==> flow/design.v <==
module APB_master(input Transfer,               
                  input Wr_Rd,                  
                  input [4:0] Address,          
                  input [31:0] write_data,      
                  output reg [31:0] read_data,  
                  input PCLK,                   
                  input PRESETn,                
                  input PREADY,                 
                  input [31:0] PRDATA,          
                  input PSLVERR,                
                  output [4:0] PADDR,           
                  output PSELx,                 
                  output PENABLE,               
                  output PWRITE,                
                  output [31:0] PWDATA);        
    parameter IDLE = 2'b00, SETUP = 2'b01, ACCESS = 2'b10;
    (* fsm_encoding = "none" *) reg [1:0] ps;
    reg [1:0] ns;
    reg [4:0]  paddr_q;
    reg        pwrite_q;
    reg [31:0] pwdata_q;
    wire setup_open = PRESETn && Transfer && (ps == SETUP);
    always @(posedge PCLK) begin
        if (!PRESETn)
            ps <= IDLE;
        else
            ps <= ns;
    end
    always @(*) begin
        if (!PRESETn  || !Transfer)
            ns = IDLE;
        else
        begin
            case (ps)
                IDLE:    ns = SETUP;
                SETUP:   ns = PSLVERR ? IDLE : ACCESS;
                ACCESS:  ns = PSLVERR ? IDLE : (PREADY ? SETUP : ACCESS);
                default: ns = IDLE;
            endcase
        end
    end
    assign PSELx   = (ps == SETUP) || (ps == ACCESS);
    assign PENABLE = (ps == ACCESS);
    always @(posedge PCLK) begin
        if (setup_open) begin
            paddr_q  <= Address;
            pwrite_q <= Wr_Rd;
            if (Wr_Rd)
                pwdata_q <= write_data;
        end
    end
    assign PADDR  = setup_open ? Address : paddr_q;
    assign PWRITE = setup_open ? Wr_Rd   : pwrite_q;
    assign PWDATA = (setup_open && Wr_Rd) ? write_data : pwdata_q;
    always @(posedge PCLK) begin
        if (PRESETn && PSELx && PENABLE && PREADY && !PSLVERR && !PWRITE)
            read_data <= PRDATA;
    end
endmodule
module APB_slave(input PCLK,                
                 input PRESETn,             
                 input [4:0] PADDR,         
                 input PSELx,               
                 input PENABLE,             
                 input PWRITE,              
                 input [31:0]PWDATA,        
                 output PREADY,             
                 output [31:0] PRDATA,      
                 output PSLVERR);           
    reg [31:0] mem [0:31];  
    assign PREADY  = PRESETn && PSELx && PENABLE;
    assign PSLVERR = 1'b0;
    always @(posedge PCLK) begin
        if (PRESETn && PSELx && PENABLE && PWRITE)
            mem[PADDR] <= PWDATA;
    end
    assign PRDATA = mem[PADDR];
endmodule
module APB_top(input PCLK,
               input PRESETn,
               input Transfer,
               input Wr_Rd,
               input [4:0] Address,
               input [31:0] write_data,
               output [31:0] read_data);
    wire [4:0] PADDR;
    wire [31:0] PWDATA,PRDATA;
    wire PSELx,PENABLE,PWRITE,PREADY,PSLVERR;
    APB_master Design_master(Transfer,Wr_Rd,Address,write_data,read_data,PCLK,PRESETn,PREADY,PRDATA,PSLVERR,PADDR,PSELx,PENABLE,PWRITE,PWDATA);
    APB_slave Design_slave(PCLK,PRESETn,PADDR,PSELx,PENABLE,PWRITE,PWDATA,PREADY,PRDATA,PSLVERR);
endmodule
clock: 1.89 ns
lec_check: 0
cap_margin: 20
core_aspect_ratio: 0.94
core_margin: 2
core_utilization: 72
cts_cluster_size: 15
place_density_lb_addon: 0.03
setup_slack_margin: 0.55
slew_margin: 20
run.sh (not shown) runs the stock make flow with config.mk's settings and CLKGATE_MAP_FILE=.
The first run finished but fails on negative setup slack.
==> next run, changes <==
Settings changed: ABC_AREA from default to 1, CORE_ASPECT_RATIO 0.94 to default, CTS_CLUSTER_SIZE 15 to default, PLACE_DENSITY from default to 0.6, PLACE_DENSITY_LB_ADDON 0.03 to default, SETUP_SLACK_MARGIN 0.55 to default.
Clock period 1.89 ns to 0.979 ns, I/O delays scaled along.
The new run produced a layout that fails on negative setup slack.
Fmax is higher by 25%.
Routed wire length is lower by 14%.
Total power is higher by 81%.
Final cell count is higher by 53%.
Worst hold slack degrades by 0.19 ns.
Clock power rises by 81%.
Global-route usage came out lower by 3.0 points.
Sequential share of layout area falls by 2.2 points.
Worst setup slack gets worse by 0.28 ns.
First-iteration DRC count shrinks by 11%.
Clock skew goes down by 0.010 ns.
==> next run, changes <==
Settings changed: ABC_AREA 1 to default, CORE_UTILIZATION 72 to 40, SETUP_SLACK_MARGIN from default to 0.22.
Clock period 0.979 ns to 3.94 ns, I/O delays scaled along.
After rerunning:
- With this change the flow completed with no timing, DRC or antenna violations
- critical path depth shrinks by 2
- worst setup slack gains 2.5 ns
- wire length shrinks by 24%
- utilization came out lower by 41 points
- synthesized cell count is lower by 46%
- cell area falls by 11%
- global-route usage shrinks by 24 points
- combinational power drops by 83%
==> next run, changes <==
Settings changed: ABC_AREA from default to 1, CORE_UTILIZATION 40 to 70, SETUP_SLACK_MARGIN 0.22 to default.
Clock period 3.94 ns to 2.19 ns, I/O delays scaled along.
The changed run finished but failed the layout checks on negative setup slack. Design area increases by about 17%. Combinational power climbs to 3.0 times its value. Routed wire length went up by about 50%. Setup slack gets worse by 1.6 ns. Area after synthesis went up by 9.7%. Critical path depth goes up by 7. Hold slack is worse by 0.17 ns. Clock power rose by 75%. Count of clock-buffer cells in the layout goes up by 6. Total power went up by 95%.
==> next run, changes <==
Settings changed: CORE_UTILIZATION 70 to 72, CTS_CLUSTER_DIAMETER from default to 237, CTS_CLUSTER_SIZE from default to 10, SETUP_SLACK_MARGIN from default to 0.13.
Clock period 2.19 ns to 0.979 ns, I/O delays scaled along.
=>
- The new run reached the layout checks and failed them: negative setup slack
- non-clock buffer count went up by 44
- first-iteration DRC count went up by 21%
- wire length went up by 8.5%
- combinational power went up by 140%
- cell count went down by 0.39%
- fmax went down by 7.1%
- count of clock-buffer cells in the layout went down by 6
- via count went up by 5.6%
==> next run, changes <==
Settings changed: ABC_AREA 1 to default, CORE_UTILIZATION 72 to 40, CTS_CLUSTER_DIAMETER 237 to default, CTS_CLUSTER_SIZE 10 to default, SETUP_SLACK_MARGIN 0.13 to default.
Clock period 0.979 ns to 2.72 ns, I/O delays scaled along.
After rerunning: With this change the flow produced a clean layout; worst hold slack gets better by 0.37 ns; power decreases by 67%; die area increases by 63%; worst setup slack gets better by 2.2 ns; combinational power decreases by 77%.
Power is estimated from default activity; no workload was simulated.
